==> inputs of delta <==
==> flow/design.v <==
module seq_mult(d, done, clk, a, b, go, reset);
  parameter n=32, log2n=5;
  output [2*n-1:0] d;
  output reg done;
	input clk;
	input [n-1:0] a, b;
	input go, reset;
	reg c;
	reg [n-1:0] p, q, m;
	reg [log2n:0]count;
	reg [n:0] sum;
	reg [log2n:0] count_n;
	always @(posedge clk, posedge reset)
		if(reset == 1) begin
			done <= 0;
		end
    else if(reset == 0) begin
			if(go) begin
				c <= 0;
        p <= 0;
				q <= a;
				m <= b;
				done <= 0;
				count <= n;
      end
			else if (!done) begin
				if (q[0] == 0) begin
					sum = 0 + p; 
				end
				else begin
					sum = m + p; 
				end
				{c,p,q} <= {sum,q} >> 1;
				count_n = count - 1;
				count <= count_n;
				if (count_n == 0) begin
					done <= 1;
				end
			end
		end
	assign d = {p,q};
endmodule
==> flow/run.sh <==
#!/bin/bash
# the make line also repeats each setting of config.mk as NAME=value (left out here)
make -C /OpenROAD-flow-scripts/flow DESIGN_CONFIG=/design/flow/config.mk WORK_HOME=/design/flow/orfs CLKGATE_MAP_FILE= finish
==> flow/config.mk <==
export PLATFORM = sky130hd
export DESIGN_NAME = seq_mult
export DESIGN_NICKNAME = seq_mult
export VERILOG_FILES = /design/flow/design.v
export SDC_FILE = /design/flow/constraint.sdc
export NUM_CORES = 4
export LEC_CHECK = 0
export CAP_MARGIN = 20
export CORE_MARGIN = 2
export CORE_UTILIZATION = 70
export CTS_CLUSTER_DIAMETER = 381
export CTS_CLUSTER_SIZE = 38
export HOLD_SLACK_MARGIN = -0.09
export PLACE_DENSITY = 0.6
export SLEW_MARGIN = 20
==> flow/constraint.sdc <==
create_clock -name core_clock -period 2.77 [get_ports {clk}]
set_input_delay 0.5540 -clock core_clock [delete_from_list [all_inputs] [get_ports {clk}]]
set_output_delay 0.5540 -clock core_clock [all_outputs]
set_load 0.01 [all_outputs]
==> inputs of indigo, as changes to delta <==
Settings changed: CORE_UTILIZATION 70 to 66, CTS_CLUSTER_DIAMETER 381 to default, CTS_CLUSTER_SIZE 38 to default, HOLD_SLACK_MARGIN -0.09 to default.
==> flow/constraint.sdc (replaced) <==
create_clock -name core_clock -period 2.67 [get_ports {clk}]
set_input_delay 0.5340 -clock core_clock [delete_from_list [all_inputs] [get_ports {clk}]]
set_output_delay 0.5340 -clock core_clock [all_outputs]
set_load 0.01 [all_outputs]
==> results <==
- In area after synthesis, delta and indigo do not differ.
- delta died in global routing with GRT-0232. indigo finished with setup timing left.
- Synthesized cell count is the same in delta and indigo.
- In indigo the die size is larger than in delta, by about 6%.
==> figures <==
Row count: indigo 34; delta 33
Clock tree root buffer cell: indigo clkbuf_8; delta clkbuf_8
Die area: indigo 0.00964 mm2; delta 0.00911 mm2
Parity-gate share of the synthesized area counting xor and xnor cells: indigo 0.0284; delta 0.0284
Number of flops mapped to enable cells by yosys: indigo 102; delta 102
Status: indigo finished with violations; delta did not finish
Last stage reached: indigo -; delta global routing
Layout check failures: indigo setup timing; delta -
GPL Wtd Cong: indigo 0.985; delta 1.04
Initial Utilization: indigo 0.675; delta 0.716
Area of the core: indigo 0.00868 mm2; delta 0.00818 mm2
Vertical die dimension: indigo 98.2 um; delta 95.5 um
Post-place setup slack: indigo -110 ps; delta -52.0 ps
Flip-flop and latch count after synthesis: indigo 103; delta 103
Horizontal die dimension: indigo 98.2 um; delta 95.5 um
Instance area after placement: indigo 0.00752 mm2; delta 0.00736 mm2
Placed cell count: indigo 746; delta 726
Number of buffers inserted to repair setup after CTS: indigo 9; delta 0
DP HPWL: indigo 12900 um; delta 12600 um
Number of gates given a new drive strength after cts: indigo 17; delta 9
Cell with the most instances after synthesis: indigo edfxtp_1; delta edfxtp_1

========
==> build 64: inputs <==
// seq_mult: RTL as listed in full above, without the edits since
==> flow/config.mk <==
export PLATFORM = sky130hd
export DESIGN_NAME = seq_mult
export DESIGN_NICKNAME = seq_mult
export VERILOG_FILES = /design/flow/design.v
export SDC_FILE = /design/flow/constraint.sdc
export NUM_CORES = 4
export LEC_CHECK = 0
export ABC_AREA = 1
export CAP_MARGIN = 10
export CELL_PAD_IN_SITES_DETAIL_PLACEMENT = 2
export CELL_PAD_IN_SITES_GLOBAL_PLACEMENT = 3
export CORE_MARGIN = 2
export CORE_UTILIZATION = 20
export CTS_CLUSTER_DIAMETER = 27
export GPL_TIMING_DRIVEN = 1
export MAX_ROUTING_LAYER = met5
export MIN_ROUTING_LAYER = met1
export PLACE_DENSITY_LB_ADDON = 0.19
export SETUP_SLACK_MARGIN = 0.63
export SLEW_MARGIN = 0
export TNS_END_PERCENT = 65
==> flow/constraint.sdc <==
create_clock -name core_clock -period 3.35 [get_ports {clk}]
set_input_delay 0.6700 -clock core_clock [delete_from_list [all_inputs] [get_ports {clk}]]
set_output_delay 0.6700 -clock core_clock [all_outputs]
set_load 0.01 [all_outputs]
run.sh (not shown) runs the stock make flow with config.mk's settings and CLKGATE_MAP_FILE=.
==> build 76 (differences from build 64) <==
ABC_AREA = unset   (was 1)
CAP_MARGIN = 20   (was 10)
CELL_PAD_IN_SITES_DETAIL_PLACEMENT = unset   (was 2)
CELL_PAD_IN_SITES_GLOBAL_PLACEMENT = unset   (was 3)
CORE_UTILIZATION = 66   (was 20)
CTS_CLUSTER_DIAMETER = unset   (was 27)
CTS_CLUSTER_SIZE = 36   (was unset)
GPL_TIMING_DRIVEN = unset   (was 1)
HOLD_SLACK_MARGIN = 0.29   (was unset)
MAX_ROUTING_LAYER = unset   (was met5)
MIN_ROUTING_LAYER = unset   (was met1)
PLACE_DENSITY_LB_ADDON = unset   (was 0.19)
SETUP_SLACK_MARGIN = 0.41   (was 0.63)
SLEW_MARGIN = 20   (was 0)
TNS_END_PERCENT = unset   (was 65)
==> flow/constraint.sdc (replaced) <==
create_clock -name core_clock -period 2.83 [get_ports {clk}]
set_input_delay 0.5660 -clock core_clock [delete_from_list [all_inputs] [get_ports {clk}]]
set_output_delay 0.5660 -clock core_clock [all_outputs]
set_load 0.01 [all_outputs]
==> build 68 (differences from build 64) <==
ABC_AREA = unset   (was 1)
CAP_MARGIN = 20   (was 10)
CELL_PAD_IN_SITES_DETAIL_PLACEMENT = unset   (was 2)
CELL_PAD_IN_SITES_GLOBAL_PLACEMENT = unset   (was 3)
CORE_UTILIZATION = 68   (was 20)
CTS_CLUSTER_DIAMETER = unset   (was 27)
CTS_CLUSTER_SIZE = 37   (was unset)
GPL_TIMING_DRIVEN = unset   (was 1)
MAX_ROUTING_LAYER = unset   (was met5)
MIN_ROUTING_LAYER = unset   (was met1)
PLACE_DENSITY_LB_ADDON = unset   (was 0.19)
SETUP_SLACK_MARGIN = -0.16   (was 0.63)
SLEW_MARGIN = 20   (was 0)
TNS_END_PERCENT = unset   (was 65)
==> flow/constraint.sdc (replaced) <==
create_clock -name core_clock -period 2.64 [get_ports {clk}]
set_input_delay 0.5280 -clock core_clock [delete_from_list [all_inputs] [get_ports {clk}]]
set_output_delay 0.5280 -clock core_clock [all_outputs]
set_load 0.01 [all_outputs]
==> build 71 (differences from build 64) <==
ABC_AREA = unset   (was 1)
CAP_MARGIN = 20   (was 10)
CELL_PAD_IN_SITES_DETAIL_PLACEMENT = unset   (was 2)
CELL_PAD_IN_SITES_GLOBAL_PLACEMENT = unset   (was 3)
CORE_ASPECT_RATIO = 0.5   (was unset)
CORE_UTILIZATION = 54   (was 20)
CTS_CLUSTER_DIAMETER = 377   (was 27)
CTS_CLUSTER_SIZE = 99   (was unset)
GPL_TIMING_DRIVEN = unset   (was 1)
MAX_ROUTING_LAYER = unset   (was met5)
MIN_ROUTING_LAYER = unset   (was met1)
PLACE_DENSITY_LB_ADDON = unset   (was 0.19)
SETUP_SLACK_MARGIN = unset   (was 0.63)
SLEW_MARGIN = 20   (was 0)
TNS_END_PERCENT = 5   (was 65)
==> flow/constraint.sdc (replaced) <==
create_clock -name core_clock -period 3.3 [get_ports {clk}]
set_input_delay 0.6600 -clock core_clock [delete_from_list [all_inputs] [get_ports {clk}]]
set_output_delay 0.6600 -clock core_clock [all_outputs]
set_load 0.01 [all_outputs]
==> results_slide.txt <==
Key Metrics from the Run

Run status
  – Status: complete, no violations

Logic synthesis
  – Number of cells in Yosys stat: a little under 900

Min path
  – Hold Path Depth: 2

Drt
  – DR top layer: met5
  – Detailed Route Iter0 Violations: about 200

Final layout
  – Final net count: between 1000 and 1500
  – Finished Cell Area: just under 9000 µm²

Power and ir drop
  – Net switching share of the total power: 0.347
  – Part of the power in the clock network: 0.284

STA
  – Total negative slack: 0 ns
# the run above: build 64

==> results_slide.txt <==
Flow Results at a Glance

Run status
  – Status: aborted with a tool error
  – Failing step: global routing
  – Tool error: [ERROR GRT-0232] Routing congestion too high. Check the congestion heatmap in the GUI.

Logic synthesis
  – Yosys aoi share: 0.163
  – Number of cells in Yosys stat: between 400 and 500
  – Top-area cell type share of the netlist area: 0.523
  – Mapped Area: roughly 6000 µm²

Clock network
  – Max Root-Sink Buffers: 2
  – Sink Count: between 100 and 150
# the run above: build 68

==> results_slide.txt <==
Flow Results at a Glance

Logic synthesis
  – Post-synth EDFFs: 102
  – Synth async-reset ratio: 0.00971
  – Number of cells in Yosys stat: slightly below 500

Run status
  – Tool error: [ERROR GRT-0232] Routing congestion too high. Check the congestion heatmap in the GUI.
  – Failing step: global routing
  – Status: aborted with a tool error
# the run above: build 76

==> results_slide.txt <==
Key Metrics from the Run

Final layout
  – Finished Cell Area: between 7000 and 8000 µm²
  – Final net count: 725

Run status
  – Status: complete, no violations

STA
  – Total negative slack: 0 ns

Drt
  – Detailed Route Iter0 Violations: 271

Power and ir drop
  – Net switching share of the total power: 0.301
# the run above: build 71

Power is estimated from default activity; no workload was simulated.
